==> flow/design.v <==
module processor
(
	output reg w_en,
	output reg done,
	output reg [7:0] addr,
	output reg [31:0] data_out,
	input clk,
	input rst_n,
	input start,
	input [31:0] data_in
);
	parameter RESET = 3'd0;
	parameter READ_DATA = 3'd1;
	parameter READ_INSTRUCTON = 3'd2;
	parameter DELAY = 3'd3;
	parameter EXECUTE = 3'd4;
	parameter ADD = 3'd0;
	parameter SUB = 3'd1;
	parameter MUL = 3'd2;
	parameter TR = 3'd3;
	parameter DET = 3'd4;
	reg [2:0] cs,ns;
	reg [1:0] read_data_counter;
	reg [3:0] a11,a12,a21,a22,b11,b12,b21,b22;
	always@(posedge clk or negedge rst_n)begin
		if(~rst_n) cs <= RESET;
		else cs <= ns;
	end
	always@(*)begin
		case(cs)
			RESET : ns = (start & rst_n) ? READ_DATA : RESET;
			READ_DATA : ns = (read_data_counter == 2) ? READ_INSTRUCTON : READ_DATA;
			READ_INSTRUCTON : ns = DELAY;
			DELAY : ns = EXECUTE;
			EXECUTE : ns = RESET;
			default : ns = RESET;
		endcase
	end
	always@(posedge clk or negedge rst_n)begin
		if(~rst_n)begin
			done <= 0;
			w_en <= 0;
			addr <= 8'd255;
			data_out <= 0;
			read_data_counter <= 0;
			a11 <= 0;
			a12 <= 0;
			a21 <= 0; 
			a22 <= 0;
			b11 <= 0;
			b12 <= 0;
			b21 <= 0;
			b22 <= 0;	
		end
		else begin
			case(ns)
				RESET : begin
					done <= 0;
					w_en <= 0;
					addr <= 8'd255;
					data_out <= 0;
					read_data_counter <= 0;
					a11 <= 0;
					a12 <= 0;
					a21 <= 0; 
					a22 <= 0;
					b11 <= 0;
					b12 <= 0;
					b21 <= 0;
					b22 <= 0;
				end
				READ_DATA : begin
					done <= 0;
					w_en <= 0;
					addr <= 8'd255;
					data_out <= 0;
					read_data_counter <= read_data_counter + 1;
					a11 <= data_in[3:0];
					a12 <= data_in[7:4];
					a21 <= data_in[11:8]; 
					a22 <= data_in[15:12];
					b11 <= data_in[19:16];
					b12 <= data_in[23:20];
					b21 <= data_in[27:24];
					b22 <= data_in[31:28];
				end
				READ_INSTRUCTON : begin
					done <= 0;
					w_en <= 0;
					addr <= 0;
					data_out <= 0;
					read_data_counter <= 0;
					a11 <= a11;
					a12 <= a12;
					a21 <= a21; 
					a22 <= a22;
					b11 <= b11;
					b12 <= b12;
					b21 <= b21;
					b22 <= b22;
				end
				DELAY : begin
					done <= done;
					w_en <= w_en;
					addr <= addr;
					data_out <= 0;
					read_data_counter <= 0;
					a11 <= a11;
					a12 <= a12;
					a21 <= a21; 
					a22 <= a22;
					b11 <= b11;
					b12 <= b12;
					b21 <= b21;
					b22 <= b22;
				end
				EXECUTE : begin
					addr <= data_in[7:0];
					read_data_counter <= read_data_counter;
					a11 <= a11;
					a12 <= a12;
					a21 <= a21; 
					a22 <= a22;
					b11 <= b11;
					b12 <= b12;
					b21 <= b21;
					b22 <= b22;
					case(data_in[31:29])
						ADD : begin
							done <= 1;
							w_en <= 1;
							data_out [7:0] <= $signed(a11) + $signed(b11);
							data_out [15:8] <= $signed(a12) + $signed(b12);
							data_out [23:16] <= $signed(a21) + $signed(b21);
							data_out [31:24] <= $signed(a22) + $signed(b22);
						end
						SUB : begin
							done <= 1;
							w_en <= 1;
							data_out [7:0] <= $signed(a11) - $signed(b11);
							data_out [15:8] <= $signed(a12) - $signed(b12);
							data_out [23:16] <= $signed(a21) - $signed(b21);
							data_out [31:24] <= $signed(a22) - $signed(b22);
						end
						MUL : begin
							done <= 1;
							w_en <= 1;
							data_out [7:0] <= ($signed(a11) * $signed(b11)) + ($signed(a12) * $signed(b21));
							data_out [15:8] <= ($signed(a11) * $signed(b12)) + ($signed(a12) * $signed(b22));
							data_out [23:16] <= ($signed(a21) * $signed(b11)) + ($signed(a22) * $signed(b21));
							data_out [31:24] <= ($signed(a21) * $signed(b12)) + ($signed(a22) * $signed(b22));
						end
						TR : begin
							done <= 1;
							w_en <= 1;
							data_out [7:0] <= {a11[3],a11[3],a11[3],a11[3],a11};
							data_out [15:8] <= {a21[3],a21[3],a21[3],a21[3],a21};
							data_out [23:16] <= {a12[3],a12[3],a12[3],a12[3],a12};
							data_out [31:24] <= {a22[3],a22[3],a22[3],a22[3],a22};
						end
						DET : begin
							done <= 1;
							w_en <= 1;
							data_out <= ($signed(a11) * $signed(a22)) - ($signed(a12) * $signed(a21));
						end
						default : begin
							done <= 0;
							w_en <= 0;
						end
					endcase
				end
			endcase
		end
	end
endmodule
make LEC_CHECK=0 ABC_AREA=1 CAP_MARGIN=5 CORE_MARGIN=2 CORE_UTILIZATION=69 CTS_CLUSTER_DIAMETER=360 CTS_CLUSTER_SIZE=49 GPL_ROUTABILITY_DRIVEN=1 GPL_TIMING_DRIVEN=1 PLACE_DENSITY_LB_ADDON=0.28 SLEW_MARGIN=20 finish   # period 3.28 ns
run.sh (not shown) runs the stock make flow with config.mk's settings and CLKGATE_MAP_FILE=.
The starting point ran to the end with violations: setup timing.
Edit:
ABC_AREA = unset   (was 1)
CAP_MARGIN = 20   (was 5)
CORE_UTILIZATION = 58   (was 69)
CTS_CLUSTER_DIAMETER = 102   (was 360)
CTS_CLUSTER_SIZE = unset   (was 49)
GPL_ROUTABILITY_DRIVEN = 0   (was 1)
PLACE_DENSITY = 0.37   (was unset)
PLACE_DENSITY_LB_ADDON = unset   (was 0.28)
clock period = 4.46 ns   (was 3.28 ns; I/O delays follow)
What happened: The changed run completed and failed the layout checks on setup timing; cell count fell by about a fifth; setup slack gains 1.5 ns; routed wire length fell by a quarter to a third; via count fell by a quarter to a third; synthesized cell count fell by about a fifth.
Edit:
ABC_AREA = 1   (was unset)
CAP_MARGIN = 5   (was 20)
CORE_UTILIZATION = 71   (was 58)
CTS_CLUSTER_SIZE = 32   (was unset)
Result: The new run completed and failed the layout checks on setup timing. Flip-flop count stays the same. Via count increases by 29%. Worst hold slack is about the same.
Edit:
CAP_MARGIN = 20   (was 5)
CORE_UTILIZATION = 68   (was 71)
CTS_CLUSTER_DIAMETER = unset   (was 102)
CTS_CLUSTER_SIZE = unset   (was 32)
GPL_ROUTABILITY_DRIVEN = unset   (was 0)
GPL_TIMING_DRIVEN = unset   (was 1)
PLACE_DENSITY = unset   (was 0.37)
clock period = 8.63 ns   (was 4.46 ns; I/O delays follow)
Effect: The new run went through all stages and came out clean; via count drops by about 9%; sequential share of layout area climbs by 0.91 points; routed wire length drops by about 11%; cell count drops by about 4.3%; worst hold slack improves by 0.017 ns; design area drops by about 7%; setup slack improves by 3.5 ns; count of clock-buffer cells in the layout does not change.
Edit:
CORE_UTILIZATION = 60   (was 68)
CTS_CLUSTER_DIAMETER = 159   (was unset)
CTS_CLUSTER_SIZE = 99   (was unset)
PLACE_DENSITY_LB_ADDON = 0.16   (was unset)
TNS_END_PERCENT = 20   (was unset)
clock period = 5.02 ns   (was 8.63 ns; I/O delays follow)
Via count increases by 0.79%; fmax goes up by 14%.
